## systolic_top
module systolic_top (
    input  logic         i_clk,
    input  logic         i_nrst,
    input  logic         i_reg_clear,
    input  logic         i_pe_en,
    input  logic         i_psum_out_en,
    input  logic [1:0]   i_mode,
    input  logic [63:0]  i_ifmap,    
    input  logic [7:0]   i_weight,
    output logic [127:0] o_ofmap     
);
    systolic_array #(
        .DATA_WIDTH(8),
        .WIDTH(1),
        .HEIGHT(8)
    ) systolic_array_inst (
        .i_clk(i_clk),
        .i_nrst(i_nrst),
        .i_mode(i_mode),
        .i_reg_clear(i_reg_clear),
        .i_pe_en(i_pe_en),
        .i_psum_out_en(i_psum_out_en),
        .i_ifmap(i_ifmap),
        .i_weight(i_weight),
        .o_ofmap(o_ofmap)
    );
endmodule
Size in the first run: about 7000 cells after synthesis, ~210 I/O pins, ~56000 um2 of cells after synthesis.
make LEC_CHECK=0 CAP_MARGIN=10 CELL_PAD_IN_SITES_DETAIL_PLACEMENT=0 CELL_PAD_IN_SITES_GLOBAL_PLACEMENT=0 CORE_ASPECT_RATIO=0.5 CORE_MARGIN=2 CORE_UTILIZATION=72 CTS_CLUSTER_SIZE=77 GPL_TIMING_DRIVEN=1 MAX_ROUTING_LAYER=met4 PLACE_DENSITY_LB_ADDON=0.01 SETUP_SLACK_MARGIN=1.73 SLEW_MARGIN=20 finish   # period 5.95 ns
run.sh (not shown) runs the stock make flow with config.mk's settings and CLKGATE_MAP_FILE=.
The first run aborted during clock tree synthesis (4_1_cts) with DPL-0038.
==> next run, changes <==
CAP_MARGIN = 20   (was 10)
CELL_PAD_IN_SITES_DETAIL_PLACEMENT = unset   (was 0)
CELL_PAD_IN_SITES_GLOBAL_PLACEMENT = unset   (was 0)
CORE_ASPECT_RATIO = unset   (was 0.5)
CORE_UTILIZATION = 66   (was 72)
CTS_CLUSTER_SIZE = 40   (was 77)
GPL_TIMING_DRIVEN = unset   (was 1)
PLACE_DENSITY_LB_ADDON = unset   (was 0.01)
SETUP_SLACK_MARGIN = unset   (was 1.73)
clock period = 7.79 ns   (was 5.95 ns; I/O delays follow)
After rerunning:
- Now the flow never finished: it broke off in global routing (5_1_grt) (GRT-0232)
- die area climbs by 8.8%
- area after synthesis stays the same
- synthesized cell count does not change
==> next run, changes <==
CORE_UTILIZATION = 23   (was 66)
CTS_CLUSTER_SIZE = unset   (was 40)
MAX_ROUTING_LAYER = unset   (was met4)
clock period = 9.65 ns   (was 7.79 ns; I/O delays follow)
Now the flow finished with timing, DRC and antenna clean.
Die area rose to 2.8 times its value.
Synthesized cell count is unchanged.
Synthesized area stays the same.
==> next run, changes <==
CORE_UTILIZATION = 72   (was 23)
CTS_CLUSTER_SIZE = 37   (was unset)
PLACE_DENSITY = 0.8   (was unset)
TNS_END_PERCENT = 5   (was unset)
clock period = 7.83 ns   (was 9.65 ns; I/O delays follow)
Result:
- This time the run failed in global routing (5_1_grt) (GRT-0116)
- synthesized area is unchanged
- die area shrinks by 68%
- synthesized cell count stays the same
==> next run, changes <==
CORE_UTILIZATION = 57   (was 72)
CTS_CLUSTER_SIZE = unset   (was 37)
PLACE_DENSITY = unset   (was 0.8)
TNS_END_PERCENT = unset   (was 5)
clock period = 5.44 ns   (was 7.83 ns; I/O delays follow)
Effect: The changed run finished but fails on negative setup slack; synthesized cell count does not change; die size came out higher by 26%; area after synthesis is unchanged.

========
Setup of run A:
systolic_top again, from the RTL that the note above started with.
## systolic_top
module systolic_top (
    input  logic         i_clk,
    input  logic         i_nrst,
    input  logic         i_reg_clear,
    input  logic         i_pe_en,
    input  logic         i_psum_out_en,
    input  logic [1:0]   i_mode,
    input  logic [63:0]  i_ifmap,    
    input  logic [7:0]   i_weight,
    output logic [127:0] o_ofmap     
);
clock: 5.95 ns
lec_check: 0
abc_area: 0
cap_margin: 0
cell_pad_in_sites_detail_placement: 2
cell_pad_in_sites_global_placement: 2
core_aspect_ratio: 1.8
core_margin: 2
core_utilization: 69
cts_cluster_diameter: 300
gpl_routability_driven: 1
gpl_timing_driven: 1
max_routing_layer: met5
min_routing_layer: met1
place_density: 0.68
setup_slack_margin: 1.5
slew_margin: 20
Flow for run A halted at global placement without I/O, error code GPL-0301.
> inputs changed (run A -> run B)
Settings: HOLD_SLACK_MARGIN newly set to 0.27; PLACE_DENSITY_LB_ADDON newly set to 0.01; CTS_CLUSTER_DIAMETER removed (was 300); SETUP_SLACK_MARGIN changed from 1.5 to 1.73; CAP_MARGIN changed from 0 to 10; CTS_CLUSTER_SIZE newly set to 72; PLACE_DENSITY removed (was 0.68); CELL_PAD_IN_SITES_DETAIL_PLACEMENT changed from 2 to 0; CELL_PAD_IN_SITES_GLOBAL_PLACEMENT changed from 2 to 0; MAX_ROUTING_LAYER changed from met5 to met4; MIN_ROUTING_LAYER removed (was met1); CORE_UTILIZATION changed from 69 to 72; ABC_AREA changed from 0 to 1; CORE_ASPECT_RATIO removed (was 1.8); GPL_ROUTABILITY_DRIVEN removed (was 1).
==> comparison <==
- As the logs show, run B stopped at clock tree synthesis after a tool error, so it never reached the end of the flow.
- Post-synthesis share of cell area spent on and-or and or-and gates (run B over run A): decrease, 3.9 points
- Against run A, distinct cell type count of the synthesized netlist in run B fell by more than 10%.
- Number of flip-flops and latches in the synthesized netlist: run A vs run B identical
- Compared with run A, in run B area reported by Yosys stat went up about 5.7%, area of the chip saw an increase.
- Comparing run A and run B, the lower synthesized cell count is on run A.
Modified inputs, run C compared to run B
Settings: CTS_CLUSTER_SIZE now 17, was 72; CTS_CLUSTER_DIAMETER now 88, previously not set; GPL_ROUTABILITY_DRIVEN now 0, previously not set; SETUP_SLACK_MARGIN no longer set, was 1.73; ABC_AREA no longer set, was 1; HOLD_SLACK_MARGIN no longer set, was 0.27.
[summary]
Run C is listed as incomplete: the tool reported an error in clock tree synthesis and the run ended there. For the floorplan core area, run C came in 4500 um^2 lower than run B did. Summary of run C over run B: row count went down by 3, estimated wirelength of the detail-placed design dropped 16%.
What run D does differently from run C at the input level:
Settings: a deleted PLACE_DENSITY_LB_ADDON that had been 0.01; a deleted GPL_ROUTABILITY_DRIVEN that had been 0; a change of CORE_UTILIZATION from 72 to 61; a change of CTS_CLUSTER_SIZE from 17 to 35; a deleted CTS_CLUSTER_DIAMETER that had been 88; a change of CAP_MARGIN from 10 to 20; a change of the clock period (ns, I/O delays scaled along) from 5.95 to 5.36.
### Flow results
- Compared with run C, run D shows count of standard-cell rows higher by 8.8%.
- Reported for run C and run D, gate count of the mapped netlist turned out identical to the last digit.
- The share of synthesized area spent on multiplexers of run D and that of run C are within noise of each other.
- The higher initial cell density of the core came out of run C.
- The lower worst-case setup slack after placement came out of run D.
- Status: run D FAILED at global routing (tool error)
- Any difference in synthesized area between run C and run D is small enough to ignore.
- Going from run C to run D, HPWL reported at the end of detailed placement decreased by about 17% relative to the old numbers, standard cell core area moved up, die size has increased, summed standard-cell area reported by yosys was more or less identical.

========
systolic_top again, from the RTL that the note above started with.
clock: 11.6 ns
lec_check: 0
cap_margin: 0
cell_pad_in_sites_detail_placement: 2
cell_pad_in_sites_global_placement: 3
core_aspect_ratio: 0.78
core_margin: 5
core_utilization: 48
gpl_routability_driven: 1
max_routing_layer: met4
min_routing_layer: met2
slew_margin: 25
tns_end_percent: 95
The first run aborted during global placement without I/O with GPL-0301.
Next try:
CAP_MARGIN = 20   (was 0)
CELL_PAD_IN_SITES_DETAIL_PLACEMENT = unset   (was 2)
CELL_PAD_IN_SITES_GLOBAL_PLACEMENT = unset   (was 3)
CORE_ASPECT_RATIO = unset   (was 0.78)
CORE_MARGIN = 2   (was 5)
CORE_UTILIZATION = 61   (was 48)
GPL_ROUTABILITY_DRIVEN = unset   (was 1)
MAX_ROUTING_LAYER = unset   (was met4)
MIN_ROUTING_LAYER = unset   (was met2)
SLEW_MARGIN = 20   (was 25)
TNS_END_PERCENT = unset   (was 95)
clock period = 7.79 ns   (was 11.6 ns; I/O delays follow)
After rerunning:
- The new run finished but fails on negative setup slack
- synthesized area is unchanged
- synthesized cell count does not change
- die size fell by 24%
Next try:
CORE_UTILIZATION = 40   (was 61)
clock period = 9.65 ns   (was 7.79 ns; I/O delays follow)
Now the flow went through all stages and came out clean.
Wire length went down by roughly a tenth.
Total power went down by a quarter to a third.
Sequential share of layout area went up by 1.8 points.
Worst setup slack improves by 0.82 ns.
First-iteration DRC count went down by a quarter to a third.
Synthesized cell count does not change.
Via count went down by roughly a tenth.
Clock power went down by roughly a tenth.
Die area went up by well over a third.
Area after synthesis stays the same.
Design area went down by about a fifth.

========
systolic_top again, from the RTL that the note above started with.
// systolic_top
module systolic_top (
    input  logic         i_clk,
    input  logic         i_nrst,
    input  logic         i_reg_clear,
    input  logic         i_pe_en,
    input  logic         i_psum_out_en,
    input  logic [1:0]   i_mode,
    input  logic [63:0]  i_ifmap,    
    input  logic [7:0]   i_weight,
    output logic [127:0] o_ofmap     
);
    systolic_array #(
        .DATA_WIDTH(8),
        .WIDTH(1),
        .HEIGHT(8)
    ) systolic_array_inst (
        .i_clk(i_clk),
        .i_nrst(i_nrst),
        .i_mode(i_mode),
        .i_reg_clear(i_reg_clear),
        .i_pe_en(i_pe_en),
        .i_psum_out_en(i_psum_out_en),
        .i_ifmap(i_ifmap),
        .i_weight(i_weight),
        .o_ofmap(o_ofmap)
    );
endmodule
clock: 7.83 ns
lec_check: 0
cap_margin: 20
core_margin: 2
core_utilization: 65
slew_margin: 20
The first run completed, yet does not pass: capacitance limit, slew limit, setup timing.
Next try:
--- a/flow/config.mk
+++ b/flow/config.mk
@@ -10 +10 @@
-export CORE_UTILIZATION = 65
+export CORE_UTILIZATION = 40
==> flow/constraint.sdc (replaced) <==
create_clock -name core_clock -period 10.0 [get_ports {i_clk}]
set_input_delay 2.0000 -clock core_clock [delete_from_list [all_inputs] [get_ports {i_clk}]]
set_output_delay 2.0000 -clock core_clock [all_outputs]
set_load 0.01 [all_outputs]
=>
- The new run went through all stages and came out clean
- die size is higher by 62%
- global-route usage is lower by 22 points
- utilization is lower by 46 points
- worst setup slack gets better by 1.9 ns
- via count is lower by 25%
- first-iteration DRC count is lower by 67%
- clock skew is lower by 0.050 ns
- total power is lower by about 40%
- design area is lower by about 20%
- non-clock buffer count is lower by 1407
Next try:
--- a/flow/config.mk
+++ b/flow/config.mk
@@ -8,0 +9,2 @@
+export CELL_PAD_IN_SITES_GLOBAL_PLACEMENT = 3
+export CORE_ASPECT_RATIO = 0.65
@@ -11 +13,2 @@
-export SLEW_MARGIN = 20
+export SLEW_MARGIN = 25
+export TNS_END_PERCENT = 95
=> The changed run went through all stages and came out clean; worst setup slack is better by 0.099 ns; wire length increases by about 7%; first-iteration DRC count goes down by 3.6%; register-to-register slack gets worse by 0.17 ns; hold slack stays flat; global-route usage climbs by 1.7 points; clock skew came out higher by 0.014 ns.
Power and IR drop assume default switching activity.
